==> flow/design.v <==
module axi_stream_insert_header #(
    parameter DATA_WD = 32,
    parameter DATA_BYTE_WD = DATA_WD / 8,
    parameter BYTE_CNT_WD = $clog2(DATA_BYTE_WD)
) (
    input clk,
    input rst_n,
    input valid_in,
    input [DATA_WD-1 : 0] data_in,
    input [DATA_BYTE_WD-1 : 0] keep_in,
    input last_in,
    output ready_in,
    output valid_out,
    output [DATA_WD-1 : 0] data_out,
    output [DATA_BYTE_WD-1 : 0] keep_out,
    output last_out,
    input ready_out,
    input valid_insert,
    input [DATA_WD-1 : 0] header_insert,
    input [DATA_BYTE_WD-1 : 0] keep_insert,
    input [BYTE_CNT_WD : 0] byte_insert_cnt,
    output ready_insert
);
function [BYTE_CNT_WD:0]count_1;
    input [DATA_BYTE_WD-1:0] data_in;
    reg [BYTE_CNT_WD:0]cnt,n;
begin
    cnt=0;
    for (n=0;n<DATA_BYTE_WD; n=n+1) begin
        if(data_in[n])
            cnt = cnt+1'b1; 
            count_1 =cnt;
    end
end
endfunction
localparam IDEL = 4'b0001;
localparam HAEDER_INSERT = 4'b0010;
localparam WAIT = 4'b0100;
localparam IN_OUT = 4'b1000;
reg [3:0] current_state;
reg [3:0] next_state;
reg [BYTE_CNT_WD : 0] byte_insert_cnt_temp;
reg [DATA_BYTE_WD-1 : 0] keep_insert_temp;
reg [DATA_WD-1:0] mem [0:4];
reg [1:0] addr_in;
reg [1:0] addr_out;
reg[4:0] cnt_temp;
reg [DATA_BYTE_WD-1 : 0] keepin_last;
wire [BYTE_CNT_WD:0] keepin_last_count;
wire [4:0] out_cnt ;
reg [2*DATA_WD-1 : 0] data_out_reg;
reg [2*DATA_BYTE_WD-1 : 0] keep_out_reg;
reg last_out_reg;
reg [4:0]cnt_out_temp;
    assign keepin_last_count = count_1(keepin_last); 
    assign ready_in = (current_state == HAEDER_INSERT || current_state==IN_OUT)?1'b1:1'b0;
    assign ready_insert = (current_state == IDEL)?1'b1:1'b0;
    assign valid_out = (current_state == IN_OUT)?1'b1:1'b0;
    assign out_cnt = (keepin_last_count+byte_insert_cnt_temp>DATA_BYTE_WD)?cnt_temp+1'b1:cnt_temp; 
    always @(posedge clk or negedge rst_n) begin
        if(!rst_n)begin
            current_state <= IDEL;
        end else begin
            current_state <= next_state;
        end
    end
    always @(*) begin
        next_state = IDEL;
        case (current_state)
            IDEL:begin
                if(valid_insert && ready_insert) 
                    next_state = HAEDER_INSERT;
                else 
                    next_state = IDEL;     
            end
            HAEDER_INSERT:begin
                if(ready_out && addr_in == 2'd3) 
                    next_state = IN_OUT;
                else if(addr_in == 2'd3)
                    next_state = WAIT; 
                else
                    next_state = HAEDER_INSERT;     
            end
            WAIT:begin
                if(valid_in && ready_out) 
                    next_state = IN_OUT;
                else 
                    next_state = WAIT;     
            end
            IN_OUT:begin
                if(last_out) 
                    next_state = IDEL;
                else 
                    next_state = IN_OUT;     
            end
            default: next_state = IDEL;
        endcase    
    end
    always @(posedge clk or negedge rst_n) begin
        if(!rst_n)begin
            byte_insert_cnt_temp <= 'b0;
            keep_insert_temp <= 'b0;
        end else if(valid_insert && ready_insert) begin
            byte_insert_cnt_temp <= byte_insert_cnt; 
            keep_insert_temp <= keep_insert;
        end else begin
            byte_insert_cnt_temp <= byte_insert_cnt_temp;
            keep_insert_temp <= keep_insert_temp;
        end
    end
    integer k;
    always @(posedge clk or negedge rst_n) begin
        if(!rst_n)begin
            addr_in <= 2'd0;
            cnt_temp <= 5'b0;
            keepin_last <= 'b0; 
            for(k=0;k<=4;k=k+1) 
               mem[k] <= 32'b0;        
        end else if(valid_insert && ready_insert && addr_in==2'd0) begin 
            addr_in <= addr_in + 1'b1;
            mem[addr_in] <= header_insert;
            cnt_temp <= 5'b0;
            keepin_last <= 'b0;
        end else if (valid_in && ready_in && last_in) begin 
            addr_in <= addr_in + 1'b1;
            mem[addr_in] <= data_in;
            cnt_temp <= cnt_temp + 1'b1;
            keepin_last <= keep_in;
        end else if (valid_in && ready_in) begin 
            addr_in <= addr_in + 1'b1;
            mem[addr_in] <= data_in;
            cnt_temp <= cnt_temp + 1'b1;
            keepin_last <= keepin_last;
        end else begin
            addr_in <= addr_in;
            cnt_temp <= cnt_temp;
            keepin_last <= keepin_last;
        end
    end
    always @(posedge clk or negedge rst_n) begin
        if(!rst_n)begin
            data_out_reg <= 'b0;
            keep_out_reg <= 'b0;
            last_out_reg <= 1'b0;
            addr_out <= 'b0;
            cnt_out_temp <= 'b0;
        end else if((current_state==HAEDER_INSERT || current_state==WAIT) && next_state == IN_OUT) begin 
            data_out_reg <= {mem[addr_out],mem[addr_out+1]} << (DATA_BYTE_WD - byte_insert_cnt)*8;
            keep_out_reg <= {DATA_BYTE_WD{1'b1}};
            last_out_reg <= 1'b0;
            addr_out <= addr_out + 1'b1;
            cnt_out_temp <= cnt_out_temp+1'b1;
        end else if (valid_out && ready_out) begin
            data_out_reg <= {mem[addr_out],mem[addr_out+1]} << (DATA_BYTE_WD - byte_insert_cnt)*8; 
            addr_out <= addr_out + 1'b1;
            cnt_out_temp <= cnt_out_temp+1'b1;
            if (cnt_out_temp == out_cnt-1'b1) begin
            last_out_reg <= 1'b1;
            keep_out_reg <= {keep_insert_temp,keepin_last} << (DATA_BYTE_WD - byte_insert_cnt);            
            end else begin                                                                                                                                           
            last_out_reg <= 1'b0;
            keep_out_reg <= {DATA_BYTE_WD{1'b1}};               
            end
        end else begin
            data_out_reg <= data_out_reg;
            keep_out_reg <= keep_out_reg;
            last_out_reg <= 1'b0;
            addr_out <= 'b0;
            cnt_out_temp <= 'b0;
        end
    end
    assign data_out = data_out_reg[2*DATA_WD-1:DATA_WD];
    assign keep_out = (out_cnt == cnt_temp)?keep_out_reg[2*DATA_BYTE_WD-1:DATA_BYTE_WD]:keep_out_reg[DATA_BYTE_WD-1:0];
    assign last_out = last_out_reg;
endmodule
==> flow/run.sh <==
#!/bin/bash
# the make line also repeats each setting of config.mk as NAME=value (left out here)
make -C /OpenROAD-flow-scripts/flow DESIGN_CONFIG=/design/flow/config.mk WORK_HOME=/design/flow/orfs CLKGATE_MAP_FILE= finish
==> flow/config.mk <==
export PLATFORM = sky130hd
export DESIGN_NAME = axi_stream_insert_header
export DESIGN_NICKNAME = axi_stream_insert_header
export VERILOG_FILES = /design/flow/design.v
export SDC_FILE = /design/flow/constraint.sdc
export NUM_CORES = 4
export LEC_CHECK = 0
export CAP_MARGIN = 20
export CORE_MARGIN = 2
export CORE_UTILIZATION = 61
export CTS_CLUSTER_DIAMETER = 339
export CTS_CLUSTER_SIZE = 99
export PLACE_DENSITY = 0.6
export SLEW_MARGIN = 20
==> flow/constraint.sdc <==
create_clock -name core_clock -period 4.76 [get_ports {clk}]
set_input_delay 0.9520 -clock core_clock [delete_from_list [all_inputs] [get_ports {clk}]]
set_output_delay 0.9520 -clock core_clock [all_outputs]
set_load 0.01 [all_outputs]
==> results_slide.txt, run 1 <==
Synthesis and Place & Route Summary

Pwr
  • Pwr Total: about 10000 uW
  • Seq pwr: around 3000 uW
  • LEAKAGE: about 0.0058 uW
  • P_comb: ~5600 uW
  • Clock distribution power: 1490 uW
  • Share of power burned in registers: a little under a third
  • Largest Pwr Group: combinational cells
  • Int Power: ~5400 uW
  • P per Cell Area: approximately 750 mW/mm2
  • Clock network power share: 14.8%
  • Switch Pwr: 4710 uW
  • Switching Fraction: a little under half
  • Worst vdd ir: ~0.47 mV
  • Logic gate share of total power: 55.2%

Logic synthesis
  • AO/OA Area Share: 27.2%
  • Cell count in the Yosys report: around 1.3k
  • Flops after synth: 198
  • Yosys stat chip area: between 0.01 and 0.015 mm2
  • Post-synth EDFFs: 0
  • Post-Syn Instances: around 1.3k
  • Simple-Gate Area Share: roughly 14%
  • Area leader, netlist: dfrtp_1
  • Sequential area share after synthesis: about 43%
  • Top area cells in the synthesized netlist: dfrtp_1 43%, o21ai_0 8.3%, nand2_1 7.6%
  • Commonest cells post-synth: 232 x nand2_1, 197 x dfrtp_1, 188 x o21ai_0
  • Mean Syn Cell Area: around 8.9 um2
  • Dominant cell by count in the synthesized netlist: nand2_1
  • Max-area cell share: 43.2%
  • Post-synthesis async set-or-reset flop share: roughly 100%
  • Fa+ha+maj area frac: under 10%
  • Comb area leader: AND-OR/OR-AND gates
  • Mux share: 6.91%
  • XOR Share, Synth: under 10%
  • Synth Flop Type: dfrtp_1
  • Synth cell types: 68
  • Synth Net Count: between 1k and 1.5k
  • Yosys warns: 2
  • Cell Area, Synth: 0.0114 mm2

STA
  • Least-Margin Pin Slew: roughly 1.2 ns
  • Final setup TNS: 0 ns
  • Final Hold Fails: 0
  • Finish-stage setup viols: 0
  • FMAX: around 210 MHz
  • Slew Viols, Final: 0
  • Period utilization: 97.7%
  • Hold_ws: ~0.48 ns
  • Period minus WS final: 4.65 ns
  • Clock Skews: 0.0138 ns
  • Slew Limit Headroom: a little under a fifth

Routing
  • Vias/cell: 6.97
  • Initial DRC count: between 2k and 2.5k
  • Diode count: 0
  • Routed wire length: roughly 36000 um
  • Routed WL per cell: 22.8 um
  • Final ANT Viol Nets: 0
  • Via count: approximately 11k
  • # DRC: 0
  • Drt first pass iters: 13

CTS
  • Sinks on Clock Net: 198
  • Worst-skew pair later-pin latency: around 0.45 ns
  • CTS tree: built
  • Post-CTS Hold Fix Bufs: 0
  • H-tree depth: 4
  • Num CTS Buffers: 17
  • Clock slew at reported path FFs: roughly 0.080 ns
  • Max Buffers Root-to-Sink: 2
  • Root Driver: clkbuf_16

Worst setup path
  • Worst setup path end: keep_out[2]
  • Crit path launch: keepin_last[1]
  • Worst Path Max Fanout: 5
  • R2R cell count: 14
  • Flop2flop setup slack: ~1 ns
  • Reg-to-reg endpoint: keep_out_reg[0]
  • Worst Path Required: roughly 3.8 ns
  • Delay of the slowest critical-path stage: between 0.4 and 0.5 ns
  • Crit path depth: 12
  • Critical R2R Launch: keepin_last[1]
  • Slowest CP cell: fa_1
  • Crit-path cells: inv_1 > ha_1 > xor2_2 > ha_1 > mux2_2 > inv_1 > fa_1 > nand2b_1 > a21o_1 > nor2_4 > mux2_2 > clkdlybuf4s50_1
  • Kind of critical path: reg -> out
  • CP Buf/Inv Count: 3
  • Worst path arrival time: 3.70 ns
  • Delay-heaviest family, CP: adder cells
  • Crit end category: primary output
  • Startpoint type of the worst setup path: register

Floorplan
  • Num ports: approximately 120
  • CORE AREA: 0.0181 mm2
  • Chip width: roughly 140 um
  • Die height: 141 um
  • Chip area: roughly 0.020 mm2
  • Init Core Util: 62.8%
  • Row Count: a little under 50

Placed design
  • Post-DP HPWL: 24400 um
  • IO Port Bufs: between 100 and 150
  • GPL Wtd Cong: about 0.97
  • Placed Instances: ~1.6k

GRT
  • Gr ovfl total: 0
  • Pin count of the biggest net entering global routing: approximately 100
  • Global-route wire length before repair: around 57000 um
  • Initial antenna violation count: 0
  • Tot GR Track Use: 36.9%
  • Vias in the first global route: 10.1k

Final layout
  • # nets final: roughly 1.4k
  • Fillers: approximately 1.4k
  • End-of-flow core utilization: approximately 74%
  • Post-Layout Cell Count: roughly 1.6k
  • Area Growth Syn to Fin: 17.9%
  • Flop area: between 0.004 and 0.005 mm2
  • Logic area: slightly below 0.006 mm2

Outcome
  • Status: no timing/DRC/antenna violations

Worst hold path
  • Hold Crit Start: keep_out_reg[5]
  • Worst hold endpoint: keep_out_reg[5]
  • Min-Delay Path Class: reg -> reg
  • Hold path depth: 2

Job
  • Log Warnings: around 40
  • Max-capacitance violation count: 0
through the flow:
stage,worst slack [ns],cell area (um2)
2_1_floorplan,1.04,11400
6_report,0.108,13400
3_3_place_gp,0.428,12800
5_1_grt,-0.0365,13400
3_5_place_dp,0.298,12800
4_1_cts,0.0224,13400
layout make-up:
type | instances | area share (%)
Inverter | 39 | 1.09
Clock buffer | 18 | 3.27
Timing Repair Buffer | 157 | 11.1
Clock inverter | 14 | 1.19
Sequential cell | 198 | 36.9
Tap cell | 229 | 2.13
Multi-Input combinational cell | 934 | 44.3
layer usage:
| layer | up-vias | track usage [%] | share of wire (%) |
|---|---|---|---|
| li1 | 4874 | - | - |
| met1 | 5310 | 51.7 | 40 |
| met2 | 775 | 55.1 | 44 |
| met3 | 113 | 10.3 | 12 |
| met4 | 0 | 13.8 | 3.9 |
| met5 | - | 0 | 0 |
timing repair:
action,CTS,global route
gates resized,4,4
buffers inserted,2,4
pin swaps,1,2
setup endpoints to repair,4,4
==> run 2: changes to the inputs <==
Settings changed: ABC_AREA set to 1, CAP_MARGIN 20 to 40, CORE_UTILIZATION 61 to 72, PLACE_DENSITY 0.6 to 0.4, TNS_END_PERCENT set to 40.
Clock period 4.76 ns to 3.5 ns, I/O delays scaled along.
==> run 2 against run 1 <==
Net effect:
- now fails the layout checks on setup timing
- core utilization up 13 points
- synthesized cell count up 36%
- clock skew down 0.0037 ns
- worst hold slack worse by 0.23 ns
- global-route usage up 10 points
- sequential power up 37%
- sequential share of layout area down 2.7 points
- design area up 7.9%
- die area down 8.6%
- final cell count up 29%
- flip-flop count unchanged
- first-iteration DRC count up 23%
- critical path type unchanged
- critical endpoint unchanged
==> results_slide.txt, run 2 <==
Synthesis and Place & Route Summary

Worst setup path
  • Reg-to-reg endpoint: keep_out_reg[0]
  • Flop2flop setup slack: -0.30 ns (-1.31 ns)
  • Worst path arrival time: 3.20 ns (-0.50 ns)
  • Crit end category: primary output
  • R2R cell count: 24 (+10)
  • Worst Path Max Fanout: 5 (unchanged)
  • Worst Path Required: 2.80 ns (-1.01 ns)
  • Worst setup path end: keep_out[2]
  • Critical R2R Launch: keepin_last[1]
  • Kind of critical path: reg -> out
  • Crit-path cells: inv_2 > ha_4 > xor2_2 > buf_4 > xor2_2 > ha_2 > inv_2 > fa_2 > nand2_2 > nand3_4 > nand2_4 > o21ai_1 > buf_2
  • Startpoint type of the worst setup path: register
  • Crit path launch: keepin_last[1]
  • Slowest CP cell: fa_2
  • CP Buf/Inv Count: 4 (+1)
  • Crit path depth: 13 (+1)
  • Delay-heaviest family, CP: adder cells
  • Delay of the slowest critical-path stage: 0.53 ns (+0.05 ns)

Logic synthesis
  • Comb area leader: simple AND/OR/NAND/NOR gates
  • Yosys stat chip area: 0.0123 mm2 (+7.6%)
  • Synth Net Count: 1839 (+33%)
  • Area leader, netlist: dfrtp_1
  • Dominant cell by count in the synthesized netlist: nand2_1
  • Mux share: 0.418% (-6.5 points)
  • Mean Syn Cell Area: 7.06 um2 (-21%)
  • Post-synthesis async set-or-reset flop share: 100% (unchanged)
  • Fa+ha+maj area frac: 2.20% (-0.17 points)
  • Max-area cell share: 40.2% (-3.1 points)
  • XOR Share, Synth: 0.704% (-0.82 points)
  • Post-Syn Instances: 1737 (+36%)
  • Yosys warns: 2 (unchanged)
  • Top area cells in the synthesized netlist: dfrtp_1 40%, nand2_1 17%, o21ai_0 7.8%
  • Post-synth EDFFs: 0 (unchanged)
  • Commonest cells post-synth: 556 x nand2_1, 197 x dfrtp_1, 191 x o21ai_0
  • Cell count in the Yosys report: 1737 (+36%)
  • Sequential area share after synthesis: 40.4% (-3.1 points)
  • Flops after synth: 198 (unchanged)
  • Synth Flop Type: dfrtp_1
  • Synth cell types: 42 (-38%)
  • AO/OA Area Share: 18.1% (-9.1 points)
  • Simple-Gate Area Share: 29.1% (+16 points)
  • Cell Area, Synth: 0.0123 mm2 (+7.6%)

Floorplan
  • CORE AREA: 0.0166 mm2 (-8.3%)
  • Chip area: 0.0181 mm2 (-8.6%)
  • Die height: 135 um (-4.4%)
  • Row Count: 47 (-4.1%)
  • Init Core Util: 73.7% (+11 points)
  • Chip width: 135 um (-4.4%)
  • Num ports: 121 (unchanged)

CTS
  • Max Buffers Root-to-Sink: 2 (unchanged)
  • Clock slew at reported path FFs: 0.08 ns (about the same)
  • Worst-skew pair later-pin latency: 0.46 ns (about the same)
  • Root Driver: clkbuf_16
  • Num CTS Buffers: 17 (unchanged)
  • CTS tree: built
  • Post-CTS Hold Fix Bufs: 0 (unchanged)
  • H-tree depth: 4 (unchanged)
  • Sinks on Clock Net: 198 (unchanged)

Final layout
  • Fillers: 921 (-35%)
  • Area Growth Syn to Fin: 18.2%
  • End-of-flow core utilization: 87.2% (+13 points)
  • # nets final: 1920 (+33%)

STA
  • FMAX: 256 MHz
  • Least-Margin Pin Slew: 0.788 ns (-0.415 ns)
  • Finish-stage setup viols: 13 (+13)
  • RSZ-0062 raised after global routing: yes
  • Period utilization: 112% (+14 points)
  • Period minus WS final: 3.90 ns
  • Slew Viols, Final: 0 (unchanged)
  • Final WS setup: -0.404 ns (-0.512 ns)
  • Hold_ws: 0.258 ns (-0.225 ns)
  • Final Hold Fails: 0 (unchanged)
  • Clock Skews: 0.0102 ns (-0.00367 ns)
  • Slew Limit Headroom: 47.5% (+29 points)
  • Final setup TNS: -3.83 ns (-3.83 ns)

Pwr
  • Worst vdd ir: 1.49 mV (+220%)
  • Clock distribution power: 2170 uW (+46%)
  • Logic gate share of total power: 60.8% (+5.6 points)
  • Switching Fraction: 51.2% (+4.4 points)
  • P_comb: 9770 uW (+76%)
  • P per Cell Area: 1110 mW/mm2 (+48%)
  • Pwr Total: 16100 uW (+60%)
  • Int Power: 7860 uW (+46%)
  • Share of power burned in registers: 25.8% (-4.2 points)
  • Clock network power share: 13.5% (-1.3 points)
  • Switch Pwr: 8230 uW (+75%)
  • Seq pwr: 4150 uW (+37%)
  • Largest Pwr Group: combinational cells
  • LEAKAGE: 0.00663 uW (+15%)

Outcome
  • Status: complete, but fails checks
  • Layout Check Fails: setup timing

GRT
  • Gr ovfl total: 0 (unchanged)
  • Vias in the first global route: 12.6k (+25%)
  • Tot GR Track Use: 46.9% (+10 points)
  • Initial antenna violation count: 1 (+1)
  • Global-route wire length before repair: 66100 um (+15%)
  • Pin count of the biggest net entering global routing: 91 (-13%)

Placed design
  • GPL Wtd Cong: 1.01 (+4.8%)
  • Post-DP HPWL: 27000 um (+11%)
  • IO Port Bufs: 120 (unchanged)

Routing
  • Drt first pass iters: 9 (-4)
  • # DRC: 0 (unchanged)
  • Diode count: 0 (unchanged)
  • Vias/cell: 6.64 (-4.7%)
  • Via count: 13.6k (+23%)
  • Routed WL per cell: 20.6 um (-9.5%)
  • Routed wire length: 42300 um (+17%)
  • Final ANT Viol Nets: 0 (unchanged)
  • Initial DRC count: 2512 (+23%)

Job
  • Log Warnings: 40 (unchanged)
  • Max-capacitance violation count: 0 (unchanged)

Worst hold path
  • Min-Delay Path Class: in -> async
-- run 2: per-stage QoR --
step | worst slack, ns | std cells | instance area, um2
finish | -0.404 | 2051 | 14500
detailed placement | -0.265 | 2015 | 13700
floorplan | 0.169 | 1737 | 12300
CTS | -0.105 | 2050 | 14400
global route | -0.441 | 2051 | 14500
global placement | -0.0696 | 2015 | 13700
-- run 2: cell type report --
type | count | area, um2 | share of cell area (%)
Multi-Input combinational cell | 1264 | 6370 | 43.9
Timing Repair Buffer | 172 | 1650 | 11.4
Inverter | 165 | 627 | 4.32
Clock buffer | 17 | 425 | 2.93
Clock inverter | 15 | 210 | 1.45
Tap cell | 220 | 275 | 1.90
Sequential cell | 198 | 4960 | 34.2
-- run 2: what timing repair did --
item | in CTS | in global routing
endpoints found under the setup margin | 13 | 13
gates cloned | 1 | 0
pin swaps | 9 | 12
setup buffers | 2 | 3
gates resized | 39 | 21
-- run 2: metal layers --
metal  up-vias  global-route usage [%]  share of wire [%]
met1      6128                    61.2                 34
li1       5920                       -                  -
met4         2                    23.3                6.8
met3       296                    12.9                 15
met2      1273                    72.7                 44
met5         -                       0              0.045
==> run 3: changes to the inputs <==
Settings changed: ABC_AREA 1 to unset, CAP_MARGIN 40 to 5, CORE_UTILIZATION 72 to 71, CTS_CLUSTER_DIAMETER 339 to 345, CTS_CLUSTER_SIZE 99 to 17, PLACE_DENSITY 0.4 to 0.66, TNS_END_PERCENT 40 to unset.
Clock period 3.5 ns to 3.64 ns, I/O delays scaled along.
==> run 3 against run 2 <==
Net effect:
- sequential share of layout area is 1.6 points higher
- worst setup slack got worse by 0.48 ns
- core utilization is 0.76 points higher
- critical path depth stayed put
- final cell count shrank 21%
- die area is 5.6% lower
- the layout still fails its checks (setup timing)
- worst hold slack improved by 0.090 ns
- combinational power down 8.8%
- routed wire length down 4.3%
- flip-flop count is the same
- design area decreased by 4.4%
- register-to-register slack lost 0.07 ns
- critical endpoint unchanged
==> results_slide.txt, run 3 <==
Synthesis and Place & Route Summary

GRT
  • Initial antenna violation count: 3 (+2)
  • Pin count of the biggest net entering global routing: 93 (+2.2%)
  • Vias in the first global route: 11.1k (-12%)
  • Gr ovfl total: 0 (unchanged)
  • Tot GR Track Use: 46.2% (-0.69 points)
  • Global-route wire length before repair: 59900 um (-9.4%)

Logic synthesis
  • Yosys warns: 2 (unchanged)
  • XOR Share, Synth: 1.53% (+0.82 points)
  • Post-Syn Instances: 1276 (-27%)
  • Sequential area share after synthesis: 43.5% (+3.1 points)
  • Dominant cell by count in the synthesized netlist: nand2_1
  • Simple-Gate Area Share: 13.5% (-16 points)
  • Post-synth EDFFs: 0 (unchanged)
  • Synth Flop Type: dfrtp_1
  • Area leader, netlist: dfrtp_1
  • Mean Syn Cell Area: 8.93 um2 (+26%)
  • Cell count in the Yosys report: 1276 (-27%)
  • Comb area leader: AND-OR/OR-AND gates
  • AO/OA Area Share: 27.2% (+9.1 points)
  • Cell Area, Synth: 0.0114 mm2 (-7.1%)
  • Flops after synth: 198 (unchanged)
  • Max-area cell share: 43.2% (+3.1 points)
  • Post-synthesis async set-or-reset flop share: 100% (unchanged)
  • Synth cell types: 68 (+62%)
  • Mux share: 6.91% (+6.5 points)
  • Commonest cells post-synth: 232 x nand2_1, 197 x dfrtp_1, 188 x o21ai_0
  • Yosys stat chip area: 0.0114 mm2 (-7.1%)
  • Fa+ha+maj area frac: 2.37% (+0.17 points)
  • Synth Net Count: 1378 (-25%)
  • Top area cells in the synthesized netlist: dfrtp_1 43%, o21ai_0 8.3%, nand2_1 7.6%

Pwr
  • LEAKAGE: 0.00596 uW (-10%)
  • Logic gate share of total power: 60.1% (-0.7 points)
  • Share of power burned in registers: 27.1% (+1.3 points)
  • Clock network power share: 12.8% (-0.7 points)
  • Int Power: 7770 uW (-1.1%)
  • P per Cell Area: 1070 mW/mm2 (-3.6%)
  • Largest Pwr Group: combinational cells
  • Clock distribution power: 1900 uW (-12%)
  • Seq pwr: 4010 uW (-3%)
  • Switching Fraction: 47.6% (-3.6 points)
  • Switch Pwr: 7060 uW (-14%)
  • Worst vdd ir: 1.04 mV (-30%)
  • P_comb: 8910 uW (-8.8%)

CTS
  • Clock slew at reported path FFs: 0.08 ns (about the same)
  • Root Driver: clkbuf_16
  • Num CTS Buffers: 17 (unchanged)
  • CTS tree: built
  • Max Buffers Root-to-Sink: 2 (unchanged)
  • H-tree depth: 4 (unchanged)
  • Worst-skew pair later-pin latency: 0.45 ns (about the same)
  • Post-CTS Hold Fix Bufs: 0 (unchanged)
  • Sinks on Clock Net: 198 (unchanged)

Worst setup path
  • Worst setup path end: keep_out[2]
  • Delay-heaviest family, CP: adder cells
  • Delay of the slowest critical-path stage: 0.59 ns (+0.06 ns)
  • Reg-to-reg endpoint: keep_out_reg[0]
  • Flop2flop setup slack: -0.37 ns (-0.07 ns)
  • Slowest CP cell: fa_1
  • Crit end category: primary output
  • Crit path depth: 13 (unchanged)
  • Kind of critical path: reg -> out
  • Startpoint type of the worst setup path: register
  • Worst path arrival time: 3.80 ns (+0.60 ns)
  • Worst Path Required: 2.91 ns (+0.11 ns)
  • R2R cell count: 15 (-38%)
  • Crit-path cells: inv_2 > ha_4 > xor2_4 > xor2_1 > ha_2 > inv_2 > fa_1 > nand2b_1 > a21o_1 > nor2_4 > buf_6 > mux2_4 > buf_6
  • Crit path launch: keepin_last[0]
  • Critical R2R Launch: keepin_last[0]
  • CP Buf/Inv Count: 4 (unchanged)
  • Worst Path Max Fanout: 3 (-2)

STA
  • Final WS setup: -0.889 ns (-0.485 ns)
  • Finish-stage setup viols: 14 (+1)
  • Clock Skews: 0.00958 ns (-0.000575 ns)
  • FMAX: 221 MHz
  • Least-Margin Pin Slew: 1.01 ns (+0.226 ns)
  • Slew Viols, Final: 0 (unchanged)
  • RSZ-0062 raised after global routing: yes
  • Hold_ws: 0.349 ns (+0.0903 ns)
  • Period utilization: 124% (+13 points)
  • Final Hold Fails: 0 (unchanged)
  • Final setup TNS: -6.65 ns (-2.82 ns)
  • Slew Limit Headroom: 31.9% (-16 points)
  • Period minus WS final: 4.53 ns

Placed design
  • GPL Wtd Cong: 1.09 (+7.3%)
  • IO Port Bufs: 120 (unchanged)
  • Placed Area: 0.0130 mm2 (-5.1%)
  • Post-DP HPWL: 25100 um (-6.9%)

Routing
  • Diode count: 0 (unchanged)
  • Vias/cell: 7.37 (+11%)
  • Via count: 11.9k (-13%)
  • Routed WL per cell: 25.0 um (+21%)
  • Initial DRC count: 2777 (+11%)
  • Routed wire length: 40400 um (-4.3%)
  • # DRC: 0 (unchanged)
  • Final ANT Viol Nets: 0 (unchanged)
  • Drt first pass iters: 13 (+4)

Outcome
  • Status: complete, but fails checks
  • Layout Check Fails: setup timing

Job
  • Log Warnings: 40 (unchanged)
  • Max-capacitance violation count: 0 (unchanged)

Final layout
  • Fillers: 812 (-12%)
  • Fin area: 0.0139 mm2 (-4.4%)
  • Area Growth Syn to Fin: 21.6%
  • # nets final: 1488 (-23%)

Floorplan
  • Init Core Util: 72.3% (-1.4 points)
  • Num ports: 121 (unchanged)
  • Chip width: 131 um (-2.8%)
  • Chip area: 0.0171 mm2 (-5.6%)
  • Die height: 131 um (-2.8%)
  • Row Count: 46 (-2.1%)
  • CORE AREA: 0.0158 mm2 (-5.2%)

Worst hold path
  • Min-Delay Path Class: in -> async
## run 3: routing by layer
metal | routed length, um | share of wire [%] | GRT usage [%] | vias up
li1 | - | - | - | 4955
met5 | 12 | 0.030 | 1.76 | -
met3 | 6010 | 15 | 16.9 | 300
met4 | 2830 | 7.0 | 24.0 | 2
met1 | 13600 | 34 | 57.3 | 5541
met2 | 17900 | 44 | 71.3 | 1112
## run 3: timing repair
item / CTS / global route
pin swaps: 6 / 11
buffers inserted: 6 / 6
gates resized: 38 / 18
gates cloned: 0 / 2
hold endpoints to repair: 0 / 0
endpoints found under the setup margin: 13 / 13
## run 3: layout make-up
type,instances,area [um2],area share [%]
sequential,198,4960,35.7
timing repair buffer,194,1830,13.2
clock inverter,13,129,0.929
inverter,39,146,1.06
tap,216,270,1.95
multi-input combinational,936,6080,43.8
clock buffer,19,453,3.27
## run 3: per-stage QoR
step                util [%]  instances  power, uW  worst slack [ns]
floorplan                  -       1276       8220             0.146
global placement        82.5       1570      10700            -0.224
detailed placement      82.5       1570      11000            -0.339
CTS                     87.0       1608      13600            -0.437
global route            87.9       1615      15400            -0.969
finish                  87.9       1615      14800            -0.889
==> run 4: changes to the inputs <==
Settings changed: ABC_AREA set to 1, CAP_MARGIN 5 to 0, CORE_UTILIZATION 71 to 70, CTS_CLUSTER_DIAMETER 345 to 103, CTS_CLUSTER_SIZE 17 to unset, PLACE_DENSITY 0.66 to unset, PLACE_DENSITY_LB_ADDON set to 0.29, SETUP_SLACK_MARGIN set to -0.28.
Clock period 3.64 ns to 2.83 ns, I/O delays scaled along.
==> run 4 against run 3 <==
Net effect:
- worst hold slack got worse by 0.25 ns
- flip-flop count did not move
- register-to-register slack got worse by 0.53 ns
- critical path depth rose by 11
- still fails the layout checks on setup timing
- clock power rose by 37%
- via count rose by 18%
- worst setup slack got worse by 0.011 ns
- sequential power rose by 27%
- clock skew rose by 0.0051 ns
- count of clock-buffer cells in the layout fell by 2
- final cell count rose by 29%
- core utilization fell by 1.8 points
==> results_slide.txt, run 4 <==
Synthesis and Place & Route Summary

Logic synthesis
  • Post-Syn Instances: 1737 (+36%)
  • Mux share: 0.418% (-6.5 points)
  • Simple-Gate Area Share: 29.1% (+16 points)
  • Sequential area share after synthesis: 40.4% (-3.1 points)
  • XOR Share, Synth: 0.704% (-0.82 points)
  • Fa+ha+maj area frac: 2.20% (-0.17 points)
  • Commonest cells post-synth: 556 x nand2_1, 197 x dfrtp_1, 191 x o21ai_0
  • Dominant cell by count in the synthesized netlist: nand2_1
  • Comb area leader: simple AND/OR/NAND/NOR gates
  • Max-area cell share: 40.2% (-3.1 points)
  • Area leader, netlist: dfrtp_1
  • Synth Net Count: 1839 (+33%)
  • Synth Flop Type: dfrtp_1
  • Yosys warns: 2 (unchanged)
  • Synth cell types: 42 (-38%)
  • Cell Area, Synth: 0.0123 mm2 (+7.6%)
  • Cell count in the Yosys report: 1737 (+36%)
  • Post-synth EDFFs: 0 (unchanged)
  • AO/OA Area Share: 18.1% (-9.1 points)
  • Yosys stat chip area: 0.0123 mm2 (+7.6%)
  • Post-synthesis async set-or-reset flop share: 100% (unchanged)
  • Top area cells in the synthesized netlist: dfrtp_1 40%, nand2_1 17%, o21ai_0 7.8%
  • Mean Syn Cell Area: 7.06 um2 (-21%)
  • Flops after synth: 198 (unchanged)

STA
  • Final Hold Fails: 0 (unchanged)
  • FMAX: around 270 MHz
  • Period minus WS final: ~3.7 ns
  • RSZ-0062 raised after global routing: yes
  • Slew Viols, Final: 0 (unchanged)
  • Final setup TNS: -10.51 ns (-3.86 ns)
  • Least-Margin Pin Slew: 0.706 ns (-0.308 ns)
  • Clock Skews: 0.0146 ns (+0.00506 ns)
  • Slew Limit Headroom: 52.9% (+21 points)
  • Hold_ws: 0.0949 ns (-0.254 ns)
  • Final WS setup: -0.900 ns (-0.0109 ns)
  • Period utilization: 132% (+7.4 points)
  • Finish-stage setup viols: 15 (+1)

Worst setup path
  • Crit path launch: keepin_last[0]
  • Crit-path cells: buf_6 > ha_2 > nand2_2 > o21ai_2 > ha_4 > inv_2 > o21ai_2 > inv_1 > fa_1 > nand2_2 > nand3_4 > nand2_8 > buf_8 > buf_6 > nand2_4 > nand2_8 > nor2_4 > nand2_2 > nand2_1 > nand2_1 > nand2_2 > clkinv_4 > nand3_2 > o21ai_1
  • Delay-heaviest family, CP: simple AND/OR/NAND/NOR gates
  • Kind of critical path: reg -> reg
  • Worst path arrival time: 4.06 ns (+0.26 ns)
  • Delay of the slowest critical-path stage: 0.50 ns (-0.09 ns)
  • Crit path depth: 24 (+11)
  • CP Buf/Inv Count: 6 (+2)
  • Worst Path Required: 3.16 ns (+0.25 ns)
  • Worst setup path end: keep_out_reg[4]
  • R2R cell count: 24 (+9)
  • Cell mode on critical path: nand2_2
  • Slowest CP cell: fa_1
  • Critical R2R Launch: keepin_last[0]
  • Reg-to-reg endpoint: keep_out_reg[4]
  • Crit end category: register
  • Flop2flop setup slack: -0.90 ns (-0.53 ns)
  • Worst Path Max Fanout: 8 (+5)
  • Startpoint type of the worst setup path: register

Pwr
  • Worst vdd ir: 1.98 mV (+90%)
  • P_comb: 13300 uW (+49%)
  • Int Power: 10000 uW (+29%)
  • LEAKAGE: 0.00675 uW (+13%)
  • Logic gate share of total power: 63.3% (+3.2 points)
  • P per Cell Area: 1420 mW/mm2 (+32%)
  • Switching Fraction: 52.4% (+4.8 points)
  • Seq pwr: 5110 uW (+27%)
  • Largest Pwr Group: combinational cells
  • Clock distribution power: 2610 uW (+37%)
  • Pwr Total: 21000 uW (+42%)
  • Switch Pwr: 11000 uW (+56%)
  • Share of power burned in registers: 24.3% (-2.8 points)
  • Clock network power share: 12.4% (-0.4 points)

GRT
  • Initial antenna violation count: 0 (-3)
  • Gr ovfl total: 0 (unchanged)
  • Met2 usage: 73.1% (+1.7 points)
  • Busiest grt layer: met2
  • GR Util met3: 15.7% (-1.3 points)
  • Vias in the first global route: 12.8k (+15%)
  • Pin count of the biggest net entering global routing: 71 (-24%)
  • Tot GR Track Use: 47.2% (+1.0 points)
  • Global-route wire length before repair: 67500 um (+13%)
  • GRT met1 Usage: 58.8% (+1.5 points)

Placed design
  • GPL Wtd Cong: 0.965 (-11%)
  • Post-DP HPWL: 27600 um (+9.9%)
  • IO Port Bufs: 120 (unchanged)
  • Pre-CTS setup slack: -0.718 ns (-0.379 ns)

Floorplan
  • CORE AREA: 0.0172 mm2 (+9.3%)
  • Num ports: 121 (unchanged)
  • Die height: 136 um (+4.3%)
  • Chip area: 0.0186 mm2 (+8.9%)
  • Row Count: 48 (+4.3%)
  • Chip width: 136 um (+4.3%)
  • Init Core Util: 71.2% (-1.1 points)

Outcome
  • Layout Check Fails: setup timing
  • Status: complete, but fails checks

CTS
  • Clock slew at reported path FFs: 0.09 ns (about the same)
  • Sinks on Clock Net: 198 (unchanged)
  • Root Driver: clkbuf_16
  • Worst-skew pair later-pin latency: 0.46 ns (about the same)
  • CTS tree: built
  • Num CTS Buffers: 17 (unchanged)
  • Max Buffers Root-to-Sink: 2 (unchanged)
  • Post-CTS Hold Fix Bufs: 0 (unchanged)
  • H-tree depth: 4 (unchanged)

Job
  • Max-capacitance violation count: 0 (unchanged)
  • Log Warnings: 38 (-5.0%)

Routing
  • Vias/cell: 6.79 (-7.9%)
  • Drt first pass iters: 9 (-4)
  • Final ANT Viol Nets: 0 (unchanged)
  • Diode count: 0 (unchanged)
  • Routed WL per cell: 21.6 um (-14%)
  • Via count: 14.1k (+18%)
  • Routed wire length: 44900 um (+11%)
  • Initial DRC count: 2577 (-7.2%)
  • # DRC: 0 (unchanged)

Final layout
  • Fillers: 945 (+16%)
  • End-of-flow core utilization: 86.1% (-1.8 points)
  • # nets final: 1940 (+30%)
  • Area Growth Syn to Fin: 21.0%

Worst hold path
  • Min-Delay Path Class: in -> async
[run 4: repair_timing]
action                                  in CTS  in global routing
buffers inserted                             6                  3
endpoints found under the hold margin        0                  0
endpoints found under the setup margin      13                 13
gates resized                               60                 20
cloned                                       1                  0
pin swaps                                   18                 16
[run 4: metal layers]
metal | vias up | share of wire (%)
met1 | 6359 | 34
li1 | 5965 | -
met5 | - | 0.053
met4 | 2 | 7.5
met3 | 377 | 15
met2 | 1393 | 44
[run 4: area by class of cell]
| class | count | area, um2 | share of cell area [%] |
|---|---|---|---|
| Tap cell | 225 | 282 | 1.90 |
| Clock inverter | 15 | 206 | 1.39 |
| Multi-Input combinational cell | 1264 | 6460 | 43.5 |
| Sequential cell | 198 | 4960 | 33.4 |
| Inverter | 165 | 632 | 4.26 |
| Clock buffer | 17 | 425 | 2.87 |
| Timing Repair Buffer | 192 | 1880 | 12.7 |
[run 4: per-stage QoR]
step           area, um2  instances
4_1_cts            14700       2073
6_report           14800       2076
3_5_place_dp       13900       2037
5_1_grt            14800       2076
2_1_floorplan      12300       1737
3_3_place_gp       13900       2037
==> run 5: changes to the inputs <==
Settings changed: ABC_AREA 1 to 0, CAP_MARGIN 0 to 35, CELL_PAD_IN_SITES_GLOBAL_PLACEMENT set to 3, CORE_UTILIZATION 70 to 21, CTS_CLUSTER_DIAMETER 103 to unset, GPL_TIMING_DRIVEN set to 0, MAX_ROUTING_LAYER set to met4, MIN_ROUTING_LAYER set to met2, PLACE_DENSITY set to 0.9, PLACE_DENSITY_LB_ADDON 0.29 to unset, SETUP_SLACK_MARGIN -0.28 to 1.02, TNS_END_PERCENT set to 95.
Clock period 2.83 ns to 5.5 ns, I/O delays scaled along.
==> run 5 against run 4 <==
Net effect:
- now clean on timing, DRC and antenna
- worst setup slack improved by 1.8 ns
- die area grew to 3.0 times the previous value
- first-iteration DRC count increased by 77%
- sequential power down 48%
- final cell count increased by 4.2%
- sequential share of layout area grew 0.66 points
- routed wire length up 29%
- clock power is 44% lower
- power shrank 51%
- global-route usage down 14 points
- register-to-register slack better by 2.2 ns
- critical endpoint is now keep_out[1]
- largest cell class unchanged
- largest power group unchanged
==> results_slide.txt, run 5 <==
Synthesis and Place & Route Summary

Logic synthesis
  • AO/OA Area Share: 27.2% (+9.1 points)
  • Mux share: 6.91% (+6.5 points)
  • Post-synthesis async set-or-reset flop share: 100% (unchanged)
  • Cell Area, Synth: 0.0114 mm2 (-7.1%)
  • Mean Syn Cell Area: 8.93 um2 (+26%)
  • Post-Syn Instances: 1276 (-27%)
  • Area leader, netlist: dfrtp_1
  • Simple-Gate Area Share: 13.5% (-16 points)
  • Yosys warns: 2 (unchanged)
  • Flops after synth: 198 (unchanged)
  • Dominant cell by count in the synthesized netlist: nand2_1
  • Synth Net Count: 1378 (-25%)
  • XOR Share, Synth: 1.53% (+0.82 points)
  • Fa+ha+maj area frac: 2.37% (+0.17 points)
  • Cell count in the Yosys report: 1276 (-27%)
  • Post-synth EDFFs: 0 (unchanged)
  • Sequential area share after synthesis: 43.5% (+3.1 points)
  • Comb area leader: AND-OR/OR-AND gates
  • Synth Flop Type: dfrtp_1
  • Synth cell types: 68 (+62%)
  • Yosys stat chip area: 0.0114 mm2 (-7.1%)
  • Commonest cells post-synth: 232 x nand2_1, 197 x dfrtp_1, 188 x o21ai_0
  • Top area cells in the synthesized netlist: dfrtp_1 43%, o21ai_0 8.3%, nand2_1 7.6%
  • Max-area cell share: 43.2% (+3.1 points)

Worst setup path
  • Worst Path Required: 4.40 ns (+1.24 ns)
  • Flop2flop setup slack: 1.31 ns (+2.21 ns)
  • Slowest CP cell: dfrtp_2
  • Crit path launch: keepin_last[0]
  • Worst Path Max Fanout: 3 (-5)
  • Worst setup path end: keep_out[1]
  • Cell mode on critical path: buf_6
  • Crit-path cells: inv_2 > ha_4 > xor2_4 > ha_1 > mux2_4 > inv_2 > fa_1 > nand2b_1 > a21o_1 > nor2_4 > buf_6 > buf_6 > mux2_4 > buf_6
  • Worst path arrival time: 3.51 ns (-0.55 ns)
  • R2R cell count: 10 (-58%)
  • Startpoint type of the worst setup path: register
  • CP Buf/Inv Count: 5 (-1)
  • Delay-heaviest family, CP: adder cells
  • Reg-to-reg endpoint: data_out_reg[47]
  • Delay of the slowest critical-path stage: 0.46 ns (-0.04 ns)
  • Critical R2R Launch: addr_out[0]
  • Kind of critical path: reg -> out
  • Crit path depth: 14 (-42%)
  • Crit end category: primary output

STA
  • Period utilization: 83.8% (-48 points)
  • Slew Viols, Final: 0 (unchanged)
  • Slew Limit Headroom: 29.9% (-23 points)
  • Final Hold Fails: 0 (unchanged)
  • FMAX: between 200 and 250 MHz
  • RSZ-0062 raised after global routing: yes
  • Period minus WS final: 4.61 ns
  • Clock Skews: 0.0259 ns (+0.0112 ns)
  • Finish-stage setup viols: 0 (-15)
  • Final setup TNS: 0 ns (+10.51 ns)
  • Least-Margin Pin Slew: 1.05 ns (+0.342 ns)

Worst hold path
  • Hold path depth: 2
  • Min-Delay Path Class: reg -> reg
  • Worst hold endpoint: mem[0][10]
  • Hold Crit Start: mem[0][10]

Routing
  • Routed WL per cell: 26.7 um (+23%)
  • Drt first pass iters: 16 (+7)
  • Via count: 15.8k (+12%)
  • Final ANT Viol Nets: 0 (unchanged)
  • Vias/cell: 7.30 (+7.5%)
  • Initial DRC count: 4565 (+77%)
  • # DRC: 0 (unchanged)
  • Routed wire length: 57700 um (+29%)

Pwr
  • Clock network power share: 14.4% (+2.0 points)
  • Clock distribution power: 1470 uW (-44%)
  • Switch Pwr: 5160 uW (-53%)
  • Logic gate share of total power: 59.9% (-3.4 points)
  • Share of power burned in registers: 25.7% (+1.4 points)
  • Int Power: 5090 uW (-49%)
  • Worst vdd ir: 0.453 mV (-77%)
  • LEAKAGE: 0.00596 uW (-12%)
  • Seq pwr: 2640 uW (-48%)
  • P_comb: 6150 uW (-54%)
  • Pwr Total: 10300 uW (-51%)
  • Largest Pwr Group: combinational cells
  • P per Cell Area: 704 mW/mm2 (-50%)
  • Switching Fraction: 50.4% (-2.1 points)

Floorplan
  • Die height: 237 um (+74%)
  • Chip width: 237 um (+74%)
  • Init Core Util: 21.2% (-50 points)
  • Num ports: 121 (unchanged)
  • CORE AREA: 0.0537 mm2 (+210%)
  • Row Count: 85 (+77%)
  • Chip area: 0.0562 mm2 (+200%)

GRT
  • Initial antenna violation count: 0 (unchanged)
  • Tot GR Track Use: 33.4% (-14 points)
  • Global-route wire length before repair: 84300 um (+25%)
  • Pin count of the biggest net entering global routing: 72 (+1.4%)
  • Gr ovfl total: 0 (unchanged)
  • Vias in the first global route: 17.2k (+34%)

Placed design
  • Placed Instances: 2100 (+3.1%)
  • Post-DP HPWL: 40200 um (+46%)
  • GPL Wtd Cong: 1.02 (+5.2%)
  • IO Port Bufs: 119 (-0.83%)

CTS
  • Clock slew at reported path FFs: 0.10 ns (about the same)
  • H-tree depth: 4 (unchanged)
  • Max Buffers Root-to-Sink: 2 (unchanged)
  • Num CTS Buffers: 17 (unchanged)
  • CTS tree: built
  • Sinks on Clock Net: 198 (unchanged)
  • Post-CTS Hold Fix Bufs: 0 (unchanged)
  • Root Driver: clkbuf_16
  • Worst-skew pair later-pin latency: 0.51 ns (+0.05 ns)

Final layout
  • End-of-flow core utilization: 27.1% (-59 points)
  • Post-Layout Cell Count: 2164 (+4.2%)
  • Area Growth Syn to Fin: 27.7%
  • # nets final: 1554 (-20%)

Outcome
  • Status: no timing/DRC/antenna violations

Job
  • Log Warnings: 38 (unchanged)
  • Max-capacitance violation count: 0 (unchanged)
-- run 5: final cells by class --
| cell class | instances | area [um2] |
|---|---|---|
| Inverter | 39 | 146 |
| Timing Repair Buffer | 157 | 1540 |
| Multi-Input combinational cell | 934 | 5960 |
| Antenna cell | 3 | 7.51 |
| Tap cell | 696 | 871 |
| Clock inverter | 15 | 208 |
| Buffer | 105 | 442 |
| Sequential cell | 198 | 4960 |
| Clock buffer | 17 | 425 |
| Fill cell | 5730 | 39100 |
-- run 5: stage by stage --
| step | instance area (um2) | hold slack (ns) | worst slack, ns |
|---|---|---|---|
| after floorplan | 11400 | 0.442 | 1.63 |
| after global placement | 13500 | 0.455 | -5.33 |
| after detailed placement | 13600 | 0.463 | 0.0690 |
| after CTS | 14400 | 0.487 | 0.890 |
| after global routing | 14600 | 0.506 | 0.790 |
| final | 14600 | 0.486 | 0.890 |
-- run 5: layer usage --
metal / global-route usage (%) / up-vias / share of wire (%)
li1: - / 5043 / -
met4: 9.42 / 0 / 11
met5: - / - / 0
met3: 42.7 / 647 / 43
met2: 37.4 / 4794 / 47
met1: - / 5307 / 0
-- run 5: repair_timing --
item                       in CTS  in global routing
setup endpoints to repair      41                 40
resized                        39                 20
setup buffers                   9                  3
pin swaps                       4                  7
==> run 6: changes to the inputs <==
Settings changed: ABC_AREA 0 to 1, CAP_MARGIN 35 to 20, CELL_PAD_IN_SITES_GLOBAL_PLACEMENT 3 to unset, CORE_UTILIZATION 21 to 72, CTS_CLUSTER_DIAMETER set to 94, CTS_CLUSTER_SIZE set to 40, GPL_TIMING_DRIVEN 0 to unset, HOLD_SLACK_MARGIN set to 0.3, MAX_ROUTING_LAYER met4 to unset, MIN_ROUTING_LAYER met2 to unset, PLACE_DENSITY 0.9 to unset, PLACE_DENSITY_LB_ADDON set to 0.3, SETUP_SLACK_MARGIN 1.02 to -0.27, TNS_END_PERCENT 95 to 5.
Clock period 5.5 ns to 2.83 ns, I/O delays scaled along.
==> run 6 against run 5 <==
Net effect:
- the layout now fails its checks (setup timing)
- routed wire length down 27%
- core utilization up 61 points
- clock power up 74%
- sequential power up 95%
- power up 90%
- register-to-register slack worse by 2.0 ns
- design area up 0.27%
- final cell count down 4.8%
- via count down 12%
- flip-flop count unchanged
- global-route usage up 14 points
- worst setup slack worse by 1.7 ns
- critical path type unchanged
- largest cell class unchanged
- largest power group unchanged
==> results_slide.txt, run 6 <==
Synthesis and Place & Route Summary

Routing
  • Via count: 13.8k (-12%)
  • Vias/cell: 6.71 (-8.0%)
  • Drt first pass iters: 11 (-5)
  • # DRC: 0 (unchanged)
  • Routed wire length: 42200 um (-27%)
  • Final ANT Viol Nets: 0 (unchanged)
  • Initial DRC count: 3130 (-31%)
  • Routed WL per cell: 20.5 um (-23%)

STA
  • Slew Viols, Final: 0 (unchanged)
  • Least-Margin Pin Slew: 1.07 ns (+0.0257 ns)
  • FMAX: around 270 MHz
  • Final WS setup: -0.810 ns (-1.70 ns)
  • Period utilization: 129% (+45 points)
  • Period minus WS final: 3.64 ns
  • RSZ-0062 raised after global routing: yes
  • Clock Skews: 0.0107 ns (-0.0151 ns)
  • Finish-stage setup viols: 18 (+18)
  • Final setup TNS: -8.89 ns (-8.89 ns)
  • Slew Limit Headroom: 27.7% (-2.2 points)
  • Hold_ws: 0.487 ns (+0.00120 ns)
  • Final Hold Fails: 0 (unchanged)

Logic synthesis
  • Synth cell types: 42 (-38%)
  • Comb area leader: simple AND/OR/NAND/NOR gates
  • Post-synth EDFFs: 0 (unchanged)
  • Commonest cells post-synth: 556 x nand2_1, 197 x dfrtp_1, 191 x o21ai_0
  • Area leader, netlist: dfrtp_1
  • Post-Syn Instances: 1737 (+36%)
  • Top area cells in the synthesized netlist: dfrtp_1 40%, nand2_1 17%, o21ai_0 7.8%
  • Yosys warns: 2 (unchanged)
  • Fa+ha+maj area frac: 2.20% (-0.17 points)
  • Max-area cell share: 40.2% (-3.1 points)
  • Simple-Gate Area Share: 29.1% (+16 points)
  • Cell Area, Synth: 0.0123 mm2 (+7.6%)
  • Dominant cell by count in the synthesized netlist: nand2_1
  • Post-synthesis async set-or-reset flop share: 100% (unchanged)
  • Flops after synth: 198 (unchanged)
  • Sequential area share after synthesis: 40.4% (-3.1 points)
  • Synth Net Count: 1839 (+33%)
  • AO/OA Area Share: 18.1% (-9.1 points)
  • Mean Syn Cell Area: 7.06 um2 (-21%)
  • Synth Flop Type: dfrtp_1
  • Mux share: 0.418% (-6.5 points)
  • Cell count in the Yosys report: 1737 (+36%)
  • XOR Share, Synth: 0.704% (-0.82 points)
  • Yosys stat chip area: 0.0123 mm2 (+7.6%)

Worst hold path
  • Hold path depth: 2 (unchanged)
  • Min-Delay Path Class: reg -> reg
  • Hold Crit Start: data_out_reg[59]
  • Worst hold endpoint: data_out_reg[59]

Pwr
  • Logic gate share of total power: 60.6% (+0.7 points)
  • Int Power: 9580 uW (+88%)
  • P per Cell Area: 1340 mW/mm2 (+90%)
  • Clock distribution power: 2560 uW (+74%)
  • Largest Pwr Group: combinational cells
  • Switch Pwr: 9930 uW (+92%)
  • Clock network power share: 13.1% (-1.3 points)
  • P_comb: 11800 uW (+92%)
  • Switching Fraction: 50.9% (+0.54 points)
  • Worst vdd ir: 1.16 mV (+150%)
  • Pwr Total: 19500 uW (+90%)
  • Share of power burned in registers: 26.3% (+0.6 points)
  • LEAKAGE: 0.00667 uW (+12%)
  • Seq pwr: 5140 uW (+95%)

Floorplan
  • Die height: 135 um (-43%)
  • Row Count: 47 (-45%)
  • Chip width: 135 um (-43%)
  • CORE AREA: 0.0166 mm2 (-69%)
  • Init Core Util: 73.7% (+53 points)
  • Num ports: 121 (unchanged)
  • Chip area: 0.0181 mm2 (-68%)

Final layout
  • # nets final: 1929 (+24%)
  • Fin area: 0.0146 mm2 (+0.27%)
  • Flop area: 0.00496 mm2 (about the same)
  • Fillers: 853 (-85%)
  • Area Growth Syn to Fin: 19.0%
  • Logic area: 0.00632 mm2 (+6.0%)

Job
  • Max-capacitance violation count: 0 (unchanged)
  • Log Warnings: 38 (unchanged)

Placed design
  • Post-DP HPWL: 26500 um (-34%)
  • Pre-CTS setup slack: -0.680 ns (-0.749 ns)
  • GPL Wtd Cong: 1.08 (+5.9%)
  • IO Port Bufs: 120 (+0.84%)
  • Placed Area: 0.0139 mm2 (+2.2%)

CTS
  • Worst-skew pair later-pin latency: 0.46 ns (-0.05 ns)
  • Num CTS Buffers: 17 (unchanged)
  • Root Driver: clkbuf_16
  • Clock slew at reported path FFs: 0.07 ns (-0.03 ns)
  • CTS tree: built
  • Max Buffers Root-to-Sink: 2 (unchanged)
  • H-tree depth: 4 (unchanged)
  • Sinks on Clock Net: 198 (unchanged)

Worst setup path
  • Worst Path Max Fanout: 5 (+2)
  • Delay of the slowest critical-path stage: 0.46 ns (about the same)
  • CP Buf/Inv Count: 3 (-2)
  • Startpoint type of the worst setup path: register
  • Worst Path Required: 2.26 ns (-2.14 ns)
  • Crit end category: primary output
  • Worst setup path end: keep_out[1]
  • Reg-to-reg endpoint: keep_out_reg[3]
  • Kind of critical path: reg -> out
  • Slowest CP cell: fa_1
  • Crit path depth: 13 (-1)
  • Delay-heaviest family, CP: adder cells
  • Cell mode on critical path: nand2_1
  • Flop2flop setup slack: -0.65 ns (-1.96 ns)
  • Worst path arrival time: 3.07 ns (-0.44 ns)
  • Critical R2R Launch: keepin_last[1]
  • Crit-path cells: inv_2 > ha_4 > xor2_4 > xor2_1 > ha_1 > inv_1 > fa_1 > nand2_1 > nand3_4 > nand2_4 > nand2_1 > o21ai_1 > buf_2
  • Crit path launch: keepin_last[1]
  • R2R cell count: 22 (+12)

GRT
  • Global-route wire length before repair: 66600 um (-21%)
  • Gr ovfl total: 0 (unchanged)
  • Vias in the first global route: 13.2k (-24%)
  • Pin count of the biggest net entering global routing: 80 (+11%)
  • Initial antenna violation count: 2 (+2)
  • Tot GR Track Use: 46.9% (+14 points)

Outcome
  • Layout Check Fails: setup timing
  • Status: complete, but fails checks
[run 6: layer usage]
metal	vias up	share of wire, %	track usage [%]
met5	-	0.21	3.89
met4	4	7.8	29.1
met3	369	15	17.0
met2	1297	43	71.6
met1	6224	34	56.7
li1	5945	-	-
[run 6: layout make-up]
| type | count | share of cell area [%] |
|---|---|---|
| clock inverter | 14 | 1.12 |
| multi-input combinational | 1264 | 43.3 |
| clock buffer | 18 | 2.94 |
| antenna | 1 | 0.0171 |
| timing repair buffer | 181 | 12.5 |
| tap | 220 | 1.89 |
| inverter | 165 | 4.29 |
| sequential | 198 | 33.9 |
[run 6: repair_timing]
item                                    CTS  global route
endpoints found under the hold margin    74             0
hold buffers                              1             0
cloned                                    1             0
pin swaps                                 8             8
resized                                  37             4
setup buffers                             2             2
endpoints found under the setup margin   13            13
[run 6: per-stage QoR]
stage / utilization (%) / cells
floorplan: - / 1737
global placement: 83.4 / 2022
detailed placement: 83.4 / 2022
CTS: 87.4 / 2058
global route: 87.7 / 2061
finish: 87.7 / 2061
==> run 7: changes to the inputs <==
Settings changed: CTS_CLUSTER_DIAMETER 94 to 355, CTS_CLUSTER_SIZE 40 to 100, HOLD_SLACK_MARGIN 0.3 to unset, PLACE_DENSITY set to 0.38, PLACE_DENSITY_LB_ADDON 0.3 to unset, SETUP_SLACK_MARGIN -0.27 to 0.3, TNS_END_PERCENT 5 to unset.
Clock period 2.83 ns to 1.56 ns, I/O delays scaled along.
==> run 7 against run 6 <==
Net effect:
- synthesized cell count is the same
- the run now fails in 4_1_cts
- synthesized area is the same
- die area is the same
==> results_slide.txt, run 7 <==
Flow Results at a Glance

Outcome
  • Status: stopped before the end
  • Last stage the flow got to: 4_1_cts
  • Run Error: [ERROR DPL-0038] Utilization greater than 100%, impossible to legalize

Logic synthesis
  • Cell Area, Synth: 0.0123 mm2 (unchanged)
  • Sequential area share after synthesis: 40.4% (unchanged)
  • Post-Syn Instances: 1737 (unchanged)
  • Commonest cells post-synth: 556 x nand2_1, 197 x dfrtp_1, 191 x o21ai_0
  • AO/OA Area Share: 18.1% (unchanged)
  • Synth cell types: 42 (unchanged)
  • Top area cells in the synthesized netlist: dfrtp_1 40%, nand2_1 17%, o21ai_0 7.8%
  • Fa+ha+maj area frac: 2.20% (unchanged)
  • Mux share: 0.418% (unchanged)
  • Post-synthesis async set-or-reset flop share: 100% (unchanged)
  • Max-area cell share: 40.2% (unchanged)
  • Flops after synth: 198 (unchanged)
  • Comb area leader: simple AND/OR/NAND/NOR gates
  • Synth Flop Type: dfrtp_1
  • Yosys warns: 2 (unchanged)
  • Synth Net Count: 1839 (unchanged)
  • Simple-Gate Area Share: 29.1% (unchanged)
  • Dominant cell by count in the synthesized netlist: nand2_1
  • Area leader, netlist: dfrtp_1
  • Mean Syn Cell Area: 7.06 um2 (unchanged)
  • Yosys stat chip area: 0.0123 mm2 (unchanged)
  • XOR Share, Synth: 0.704% (unchanged)
  • Cell count in the Yosys report: 1737 (unchanged)
  • Post-synth EDFFs: 0 (unchanged)

Floorplan
  • Chip width: 135 um (unchanged)
  • Row Count: 47 (unchanged)
  • Chip area: 0.0181 mm2 (unchanged)
  • Num ports: 121 (unchanged)
  • Init Core Util: 73.7% (unchanged)
  • Die height: 135 um (unchanged)
  • CORE AREA: 0.0166 mm2 (unchanged)

Placed design
  • IO Port Bufs: 120 (unchanged)
  • Placed Area: 0.0151 mm2 (+8.7%)
  • Post-DP HPWL: 31900 um (+20%)
  • Pre-CTS setup slack: -1.83 ns (-1.15 ns)
  • GPL Wtd Cong: 1.06 (-1.1%)
[run 7: stage by stage]
step / setup TNS, ns / power (uW) / std cells
floorplan: -29.60 / 23000 / 1737
global placement: -96.08 / 30100 / 2139
detailed placement: -109.42 / 31700 / 2139
==> run 8: changes to the inputs <==
Settings changed: ABC_AREA 1 to unset, CAP_MARGIN 20 to 5, CELL_PAD_IN_SITES_DETAIL_PLACEMENT set to 1, CELL_PAD_IN_SITES_GLOBAL_PLACEMENT set to 0, CORE_UTILIZATION 72 to 40, CTS_CLUSTER_DIAMETER 355 to 376, CTS_CLUSTER_SIZE 100 to 32, GPL_ROUTABILITY_DRIVEN set to 0, GPL_TIMING_DRIVEN set to 0, HOLD_SLACK_MARGIN set to 0.12, MAX_ROUTING_LAYER set to met5, PLACE_DENSITY 0.38 to unset, PLACE_DENSITY_LB_ADDON set to 0.27, SETUP_SLACK_MARGIN 0.3 to -0.2, SLEW_MARGIN 20 to 5, TNS_END_PERCENT set to 10.
Clock period 1.56 ns to 5.5 ns, I/O delays scaled along.
==> run 8 against run 7 <==
Net effect:
- the run now finishes clean
- synthesized cell count fell by 27%
- die area grew 65%
- synthesized area fell by 7.1%
==> results_slide.txt, run 8 <==
Synthesis and Place & Route Summary

Outcome
  • Status: no timing/DRC/antenna violations

Logic synthesis
  • Fa+ha+maj area frac: 2.37% (+0.17 points)
  • Synth Flop Type: dfrtp_1
  • Commonest cells post-synth: 232 x nand2_1, 197 x dfrtp_1, 188 x o21ai_0
  • Post-Syn Instances: 1276 (-27%)
  • XOR Share, Synth: 1.53% (+0.82 points)
  • Flops after synth: 198 (unchanged)
  • Post-synth EDFFs: 0 (unchanged)
  • Cell Area, Synth: 0.0114 mm2 (-7.1%)
  • Sequential area share after synthesis: 43.5% (+3.1 points)
  • Synth cell types: 68 (+62%)
  • Post-synthesis async set-or-reset flop share: 100% (unchanged)
  • Yosys stat chip area: 0.0114 mm2 (-7.1%)
  • Top area cells in the synthesized netlist: dfrtp_1 43%, o21ai_0 8.3%, nand2_1 7.6%
  • Yosys warns: 2 (unchanged)
  • Area leader, netlist: dfrtp_1
  • Comb area leader: AND-OR/OR-AND gates
  • Dominant cell by count in the synthesized netlist: nand2_1
  • Synth Net Count: 1378 (-25%)
  • Max-area cell share: 43.2% (+3.1 points)
  • Mux share: 6.91% (+6.5 points)
  • Mean Syn Cell Area: 8.93 um2 (+26%)
  • Cell count in the Yosys report: 1276 (-27%)
  • AO/OA Area Share: 27.2% (+9.1 points)
  • Simple-Gate Area Share: 13.5% (-16 points)

Pwr
  • LEAKAGE: roughly 0.0057 uW
  • P_comb: 5110 uW
  • Largest Pwr Group: combinational cells
  • Int Power: 4570 uW
  • Logic gate share of total power: a little under three fifths
  • Switching Fraction: between 40% and 50%
  • Worst vdd ir: between 0.4 and 0.5 mV
  • Switch Pwr: 4560 uW
  • Share of power burned in registers: 29.0%
  • P per Cell Area: ~660 mW/mm2
  • Seq pwr: around 2700 uW
  • Clock distribution power: approximately 1400 uW
  • Clock network power share: 15.1%

Placed design
  • IO Port Bufs: 119 (-0.83%)
  • Placed Instances: 1775 (-17%)
  • Placed Area: 0.0131 mm2 (-13%)
  • Post-DP HPWL: 34200 um (+7.3%)

STA
  • Final Hold Fails: 0
  • Slew Limit Headroom: between 10% and 20%
  • Period utilization: 98.4%
  • Finish-stage setup viols: 0
  • Clock Skews: 0.0188 ns
  • Slew Viols, Final: 0
  • FMAX: around 180 MHz
  • Least-Margin Pin Slew: 1.21 ns
  • Period minus WS final: between 5 and 6 ns
  • Hold_ws: between 0.4 and 0.5 ns
  • Final setup TNS: 0 ns

Worst setup path
  • Worst Path Max Fanout: 7
  • Crit-path cells: inv_1 > ha_1 > xor2_1 > xor2_1 > ha_1 > inv_1 > fa_1 > xnor2_1 > a21o_1 > nor2_2 > mux2_2 > clkdlybuf4s50_1
  • Flop2flop setup slack: roughly 1.2 ns
  • Delay-heaviest family, CP: adder cells
  • Worst setup path end: keep_out[0]
  • Slowest CP cell: dfrtp_1
  • R2R cell count: 13
  • Critical R2R Launch: keepin_last[0]
  • Worst Path Required: 4.40 ns
  • Kind of critical path: reg -> out
  • Delay of the slowest critical-path stage: about 0.50 ns
  • CP Buf/Inv Count: 3
  • Crit path depth: 12
  • Worst path arrival time: approximately 4.3 ns
  • Crit end category: primary output
  • Startpoint type of the worst setup path: register
  • Crit path launch: keepin_last[0]
  • Reg-to-reg endpoint: last_out_reg

Worst hold path
  • Hold path depth: 2
  • Worst hold endpoint: mem[0][9]
  • Hold Crit Start: mem[0][9]
  • Min-Delay Path Class: reg -> reg

Routing
  • Drt first pass iters: 10
  • Diode count: 0
  • Via count: 11.9k
  • Vias/cell: 6.56
  • Routed WL per cell: 25.7 um
  • Final ANT Viol Nets: 0
  • Routed wire length: roughly 46000 um
  • Initial DRC count: approximately 1.8k
  • # DRC: 0

Floorplan
  • Row Count: 61 (+30%)
  • CORE AREA: 0.0279 mm2 (+68%)
  • Chip area: 0.0299 mm2 (+65%)
  • Init Core Util: 40.8% (-33 points)
  • Num ports: 121 (unchanged)
  • Die height: 173 um (+28%)
  • Chip width: 173 um (+28%)

CTS
  • Post-cts resize count: 0
  • CTS tree: built
  • H-tree depth: 4
  • Worst-skew pair later-pin latency: 0.47 ns
  • Post-CTS Hold Fix Bufs: 0
  • Sinks on Clock Net: about 200
  • Root Driver: clkbuf_16
  • Num CTS Buffers: 17
  • Max Buffers Root-to-Sink: 2
  • Clock slew at reported path FFs: approximately 0.090 ns
  • Setup bufs post-CTS: 0

Final layout
  • Fillers: between 3k and 4k
  • Post-Layout Cell Count: ~1.8k
  • Fin area: about 0.014 mm2
  • Area Growth Syn to Fin: 20.7%
  • # nets final: around 1.5k

GRT
  • Vias in the first global route: ~13k
  • Pin count of the biggest net entering global routing: between 60 and 70
  • Initial antenna violation count: 0
  • Tot GR Track Use: 31.2%
  • Gr ovfl total: 0
  • Global-route wire length before repair: 72700 um

Job
  • Max-capacitance violation count: 0
  • Log Warnings: 36
==> run 8: cell type report <==
type	instances	area (um2)	share of cell area, %
clock buffer	17	425	3.09
buffer	105	423	3.07
clock inverter	15	206	1.50
sequential	198	4960	36.0
tap	378	473	3.44
inverter	39	146	1.06
multi-input combinational	934	5880	42.7
timing repair buffer	122	1260	9.13
==> run 8: layer usage <==
layer / vias to the layer above / global-route usage, % / wire length [um]
met4: 2 / 14.9 / 2420
met3: 227 / 9.81 / 5150
met2: 823 / 50.5 / 21300
met1: 5805 / 37.8 / 17500
li1: 5000 / - / -
met5: - / 1.60 / 63
==> run 8: per-stage QoR <==
stage | util (%) | setup WS (ns) | total power (uW)
6_report | 49.3 | 0.0882 | 9130
5_1_grt | 49.3 | -0.0479 | 9580
4_1_cts | 49.2 | 0.136 | 8890
3_5_place_dp | 47.0 | 0.271 | 7480
3_3_place_gp | 46.8 | -4.98 | 7200
2_1_floorplan | - | 1.63 | 5440
Power and IR drop assume default switching activity.
